## zinc
// RISC
module RISC (destinoWrWB,escribir,PCsrc,result,PCoutMEM,NReset,clk,alu_outMEM,WriteDataInMEM,datoMemOut,InstruccionIn,PCinIF,MemWriteInMEM);
clock: 5.16 ns
lec_check: 0
abc_area: 1
cap_margin: 30
cell_pad_in_sites_detail_placement: 0
core_aspect_ratio: 0.57
core_margin: 2
core_utilization: 46
cts_cluster_diameter: 224
gpl_routability_driven: 0
max_routing_layer: met5
min_routing_layer: met1
place_density_lb_addon: 0.08
setup_slack_margin: 1.19
slew_margin: 0
run.sh (not shown) runs the stock make flow with config.mk's settings and CLKGATE_MAP_FILE=.
Setup changes, zinc to pepper
# zinc
export LEC_CHECK = 0
export ABC_AREA = 1
export CAP_MARGIN = 30
export CELL_PAD_IN_SITES_DETAIL_PLACEMENT = 0
export CORE_ASPECT_RATIO = 0.57
export CORE_MARGIN = 2
export CORE_UTILIZATION = 46
export CTS_CLUSTER_DIAMETER = 224
export GPL_ROUTABILITY_DRIVEN = 0
export MAX_ROUTING_LAYER = met5
export MIN_ROUTING_LAYER = met1
export PLACE_DENSITY_LB_ADDON = 0.08
export SETUP_SLACK_MARGIN = 1.19
export SLEW_MARGIN = 0
create_clock -name core_clock -period 5.16 [get_ports {clk}]
# pepper
export LEC_CHECK = 0
export CAP_MARGIN = 20
export CORE_MARGIN = 2
export CORE_UTILIZATION = 40
export SLEW_MARGIN = 20
create_clock -name core_clock -period 10.2 [get_ports {clk}]
From zinc to pepper the numbers moved as follows: routed wirelength normalized by instance count decreased by about 10% relative to the old numbers, sequential share of power +1.0 points. As far as hold violation total from the final report goes, zinc and pepper are indistinguishable; the numbers are identical. Of pepper and zinc, zinc shows the higher global-route usage, with pepper below it. Diff zinc -> pepper: instance tally after logic synthesis fell by 2,565; pre-CTS setup slack +3.24 ns.
> inputs changed (pepper -> quartz)
# pepper
export LEC_CHECK = 0
export CAP_MARGIN = 20
export CORE_MARGIN = 2
export CORE_UTILIZATION = 40
export SLEW_MARGIN = 20
create_clock -name core_clock -period 10.2 [get_ports {clk}]
# quartz
export LEC_CHECK = 0
export ABC_AREA = 1
export CAP_MARGIN = 20
export CORE_MARGIN = 2
export CORE_UTILIZATION = 71
export CTS_CLUSTER_DIAMETER = 360
export SETUP_SLACK_MARGIN = 1.14
export SLEW_MARGIN = 20
create_clock -name core_clock -period 4.94 [get_ports {clk}]
### Flow results
Between pepper and quartz, the flow reports number of buffers created by CTS decreasing by a few percent.
Area after synthesis grows by a little under 10% when moving from pepper to quartz.
Floorplan row count: quartz lower than pepper
Sequential power (higher): quartz
The following lists how cedar was set up differently from quartz:
# quartz
export LEC_CHECK = 0
export ABC_AREA = 1
export CAP_MARGIN = 20
export CORE_MARGIN = 2
export CORE_UTILIZATION = 71
export CTS_CLUSTER_DIAMETER = 360
export SETUP_SLACK_MARGIN = 1.14
export SLEW_MARGIN = 20
create_clock -name core_clock -period 4.94 [get_ports {clk}]
# cedar
export LEC_CHECK = 0
export CAP_MARGIN = 20
export CORE_MARGIN = 2
export CORE_UTILIZATION = 40
export SLEW_MARGIN = 20
create_clock -name core_clock -period 8.0 [get_ports {clk}]
--- outcome ---
Wire length on met1 (higher): cedar
Looking at cedar and quartz, the post-synthesis register bit count is a wash.
Row area fraction in full adders, half adders and majority gates: cedar higher / quartz lower
[cedar] overall routed net length fell 76,000 um relative to quartz

run A:
Starting RTL as in the previous note.
Settings: LEC_CHECK=0, ABC_AREA=1, CAP_MARGIN=40, CELL_PAD_IN_SITES_DETAIL_PLACEMENT=0, CORE_MARGIN=4, CORE_UTILIZATION=46, CTS_CLUSTER_DIAMETER=365, GPL_ROUTABILITY_DRIVEN=1, GPL_TIMING_DRIVEN=0, MAX_ROUTING_LAYER=met5, MIN_ROUTING_LAYER=met2, SETUP_SLACK_MARGIN=-0.2, SLEW_MARGIN=0; clock period 7.82 ns.
The log for run A ends in global routing (5_1_grt) with error GRT-0116, so the run never completed.
### run A -> run B
Settings: GPL_ROUTABILITY_DRIVEN: 1 -> unset; CAP_MARGIN: 40 -> 20; MAX_ROUTING_LAYER: met5 -> unset; CORE_UTILIZATION: 46 -> 71; CORE_MARGIN: 4 -> 2; CELL_PAD_IN_SITES_DETAIL_PLACEMENT: 0 -> unset; CTS_CLUSTER_DIAMETER: 365 -> unset; SETUP_SLACK_MARGIN: -0.2 -> unset; MIN_ROUTING_LAYER: met2 -> unset; SLEW_MARGIN: 0 -> 20; GPL_TIMING_DRIVEN: 0 -> unset; the clock period (ns, I/O delays scaled along): 7.82 -> 4.94.
- Compared to run A, run B has number of buffers created by CTS 12 lower.
- Multiplexer share of the synthesized area came out exactly the same in run B and run A.
- Run A -> run B: basic-gate share of the synthesized area counting and, or, nand and nor cells delta 0, exact match
- Area of the mapped netlist: run B vs run A, no meaningful difference
- Number of rows created at floorplan | run B below run A
- What run B reported for weighted congestion reported at the end of routability-driven placement has to be multiplied by 1.15 to get the figure for run A.
- Taking run B as 1.0, run A lands at 1.3 on die width.
- Comparing run B and run A, core box area is higher on run A.
- The flow ran to completion for all of run A and run B but run A, which stopped partway.
- FAIL run A @ global routing (5_1_grt): tool exited with error
- Taking run B over run A, the die area ratio works out to 0.64.
- Re area of placed instances: run B is 3.6% down on run A.
Input-level comparison between run C and run B:
Settings: ABC_AREA removed (was 1); CORE_UTILIZATION changed from 71 to 56; the clock period (ns, I/O delays scaled along) changed from 4.94 to 3.82.
==> results <==
- Nothing crashed in run C and all stages finished; the problem is that the final layout failed, the offending checks being setup timing.
- Share of final layout cell area taken by clock buffers and inverters across run B and run C: no real change.
- Changes observed in run C relative to run B: post-cts sizing count +78; height of the chip +8.0%; total routed wire length on the met1 layer -2.7%; number of distinct standard cells referenced by the synthesized netlist +20; tap cell count +17%.
- Note that the count of clock buffers in the final design recorded for run C amounts to 1.07 times the value seen in run B.
- Relative to run B, the routed wire length measured on run C has decreased by more than 10%.
- Comparing worst setup slack for run B and run C, the bigger number came from run B.
- Sort run B and run C by cell count asc -> top: run C
- Compared with run B, run C improves final instance area.
diff inputs: run C => run D
Settings: CORE_UTILIZATION now 72, was 56; CTS_CLUSTER_SIZE now 46, previously not set; PLACE_DENSITY now 0.67, previously not set; SETUP_SLACK_MARGIN now 0.92, previously not set; the clock period (ns, I/O delays scaled along) now 5.34, was 3.82.
==> comparison <==
In summary, run D completed successfully, with a layout that passed the timing, design-rule and antenna checks.
Diff run C -> run D: total number of tap cells moved down, power dissipated by switching net loads moved down, post-route total power moved down.
Sort run C and run D by longest individual stage delay on the worst path desc -> top: run D
Post-cts hold buffer count, run C and run D: smaller value in run D
The lower via count of run C and run D is in run C.
No activity file was given, so power comes from the tool's default toggle rates.
